Setup of lane 1:
## magnitude_wrapper
module magnitude_wrapper(
	input aclk,
	input aresetn,
	input s_i_data_valid,
	output reg s_o_data_ready,
	input [31:0] s_i_data,
	output reg m_o_data_valid,
	input m_i_data_ready,
	output reg [31:0] m_o_data
    );
	reg [31:0] o_data_temp;
	reg [15:0] data_real;
	reg [15:0] data_imag;
	reg start_calc;
	reg ack_calc;
	wire [15:0] in_real = s_i_data[15:0];
	wire [15:0] in_imag = s_i_data[31:16];
	always @ (posedge aclk)
		begin
			if (aresetn == 0) begin
				s_o_data_ready <= 1'b0;
				start_calc <= 1'b0;
			end
			if (ack_calc == 1'b1) begin
				start_calc <= 0;
			end
			if ( (s_i_data_valid == 1'b1) && (ack_calc == 0)) begin
				if (in_real[15] == 1'b1)
					data_real <= ~in_real + 16'd1;
				else
					data_real <= in_real;
				if (in_imag[15] == 1'b1)
					data_imag <= ~in_imag + 16'd1;
				else
					data_imag <= in_imag;
				s_o_data_ready <= 1;
				start_calc <= 1'b1;
			end
		end
	always @ (posedge aclk)
		begin
			if (aresetn == 0) begin
				ack_calc <= 0;
			end
			if (start_calc == 1'b1) begin
				ack_calc <= 1;
				o_data_temp <= data_real*data_real + data_imag*data_imag;
			end
			else begin
				ack_calc <= 0;
			end
		end
	always @ (posedge aclk)
		begin
			if (aresetn == 0) begin
				m_o_data_valid <= 1'b0;
			end
			if (m_i_data_ready == 1'b1) begin
				if (ack_calc == 0) begin
					m_o_data_valid <= 1'b0;
				end
				else begin
					m_o_data_valid <= 1'b1;
					m_o_data <= o_data_temp;
				end
			end
		end
endmodule
Size in the first run: ~1800 cells after synthesis, about 70 I/O pins, ~0.019 mm² of cells after synthesis.
export LEC_CHECK = 0
export CAP_MARGIN = 30
export CORE_ASPECT_RATIO = 0.91
export CORE_MARGIN = 2
export CORE_UTILIZATION = 72
export CTS_CLUSTER_SIZE = 22
export PLACE_DENSITY_LB_ADDON = 0.04
export SETUP_SLACK_MARGIN = -0.36
export SLEW_MARGIN = 20
create_clock -name core_clock -period 14.1 [get_ports {aclk}]
run.sh (not shown) runs the stock make flow with config.mk's settings and CLKGATE_MAP_FILE=.
Relative to lane 1, the following input files were edited for lane 2:
- CTS_CLUSTER_SIZE removed (was 22)
- PLACE_DENSITY_LB_ADDON removed (was 0.04)
- CAP_MARGIN changed from 30 to 20
- CORE_UTILIZATION changed from 72 to 68
- CORE_ASPECT_RATIO removed (was 0.91)
- SETUP_SLACK_MARGIN removed (was -0.36)
- the clock period (ns, I/O delays scaled along) changed from 14.1 to 11.6
Findings:
Lane 2 finished every step from synthesis to the final layout, and the layout passed the timing, design-rule and antenna checks. From lane 1 to lane 2, gate count of the mapped netlist did not move at all. Post-place setup slack was lower in lane 2 than in lane 1. In the reports for lane 2 and lane 1, the larger delay of the slowest cell on the worst path belongs to lane 1. Comparing lane 2 with lane 1, the sequential share of layout area came out essentially unchanged. Looking at non-clock buffer count, lane 2 sits about 1.4% below lane 1. Diff lane 1 -> lane 2: first-pass GRT wire length went down by about 1%, buffering overhead comparable.

========
The RTL this note starts from:
==> flow/design.v <==
`timescale 1ns / 1ps
module magnitude_wrapper(
	input aclk,
	input aresetn,
	input s_i_data_valid,
	output reg s_o_data_ready,
	input [31:0] s_i_data,
	output reg m_o_data_valid,
	input m_i_data_ready,
	output reg [31:0] m_o_data
    );
	reg [31:0] o_data_temp;
	reg [15:0] data_real;
	reg [15:0] data_imag;
	reg start_calc;
	reg ack_calc;
	wire [15:0] in_real = s_i_data[15:0];
	wire [15:0] in_imag = s_i_data[31:16];
	always @ (posedge aclk)
		begin
			if (aresetn == 0) begin
				s_o_data_ready <= 1'b0;
				start_calc <= 1'b0;
			end
			if (ack_calc == 1'b1) begin
				start_calc <= 0;
			end
			if ( (s_i_data_valid == 1'b1) && (ack_calc == 0)) begin
				if (in_real[15] == 1'b1)
					data_real <= ~in_real + 16'd1;
				else
					data_real <= in_real;
				if (in_imag[15] == 1'b1)
					data_imag <= ~in_imag + 16'd1;
				else
					data_imag <= in_imag;
				s_o_data_ready <= 1;
				start_calc <= 1'b1;
			end
		end
	always @ (posedge aclk)
		begin
			if (aresetn == 0) begin
				ack_calc <= 0;
			end
			if (start_calc == 1'b1) begin
				ack_calc <= 1;
				o_data_temp <= data_real*data_real + data_imag*data_imag;
			end
			else begin
				ack_calc <= 0;
			end
		end
	always @ (posedge aclk)
		begin
			if (aresetn == 0) begin
				m_o_data_valid <= 1'b0;
			end
			if (m_i_data_ready == 1'b1) begin
				if (ack_calc == 0) begin
					m_o_data_valid <= 1'b0;
				end
				else begin
					m_o_data_valid <= 1'b1;
					m_o_data <= o_data_temp;
				end
			end
		end
endmodule
==> flow/config.mk <==
export PLATFORM = sky130hd
export DESIGN_NAME = magnitude_wrapper
export DESIGN_NICKNAME = magnitude_wrapper
export VERILOG_FILES = /design/flow/design.v
export SDC_FILE = /design/flow/constraint.sdc
export NUM_CORES = 4
export LEC_CHECK = 0
export ABC_AREA = 1
export CAP_MARGIN = 20
export CORE_MARGIN = 2
export CORE_UTILIZATION = 72
export CTS_CLUSTER_SIZE = 76
export PLACE_DENSITY_LB_ADDON = 0.01
export SETUP_SLACK_MARGIN = 1.85
export SLEW_MARGIN = 20
==> flow/constraint.sdc <==
create_clock -name core_clock -period 6.46 [get_ports {aclk}]
set_input_delay 1.2920 -clock core_clock [delete_from_list [all_inputs] [get_ports {aclk}]]
set_output_delay 1.2920 -clock core_clock [all_outputs]
set_load 0.01 [all_outputs]
The baseline finished but fails on negative setup slack.
Next try:
CTS_CLUSTER_SIZE = unset   (was 76)
PLACE_DENSITY_LB_ADDON = unset   (was 0.01)
SETUP_SLACK_MARGIN = unset   (was 1.85)
clock period = 11.6 ns   (was 6.46 ns; I/O delays follow)
=> With this change the flow finished clean; via count decreases by 14%; worst setup slack is better by 4.9 ns; routed wire length shrinks by 28%; first-iteration DRC count fell by 37%; register-to-register slack gains 4.9 ns.
Next try:
CTS_CLUSTER_SIZE = 93   (was unset)
PLACE_DENSITY = 0.36   (was unset)
TNS_END_PERCENT = 15   (was unset)
clock period = 4.23 ns   (was 11.6 ns; I/O delays follow)
This time the run completed, yet does not pass: negative setup slack.
Register-to-register slack gets worse by 7.3 ns.
Die size is unchanged.
Worst setup slack gets worse by 7.3 ns.
Next try:
ABC_AREA = unset   (was 1)
CTS_CLUSTER_SIZE = 34   (was 93)
PLACE_DENSITY = unset   (was 0.36)
TNS_END_PERCENT = unset   (was 15)
clock period = 6.18 ns   (was 4.23 ns; I/O delays follow)
Effect:
- The changed run reached the layout checks and failed them: negative setup slack
- wire length came out lower by a few percent
- design area came out lower by a few percent
- register-to-register slack improved by 0.91 ns
- area after synthesis came out lower by a few percent
- sequential share of layout area came out higher by 0.67 points
- core utilization came out higher by 0.54 points
- clock skew came out higher by 0.0094 ns
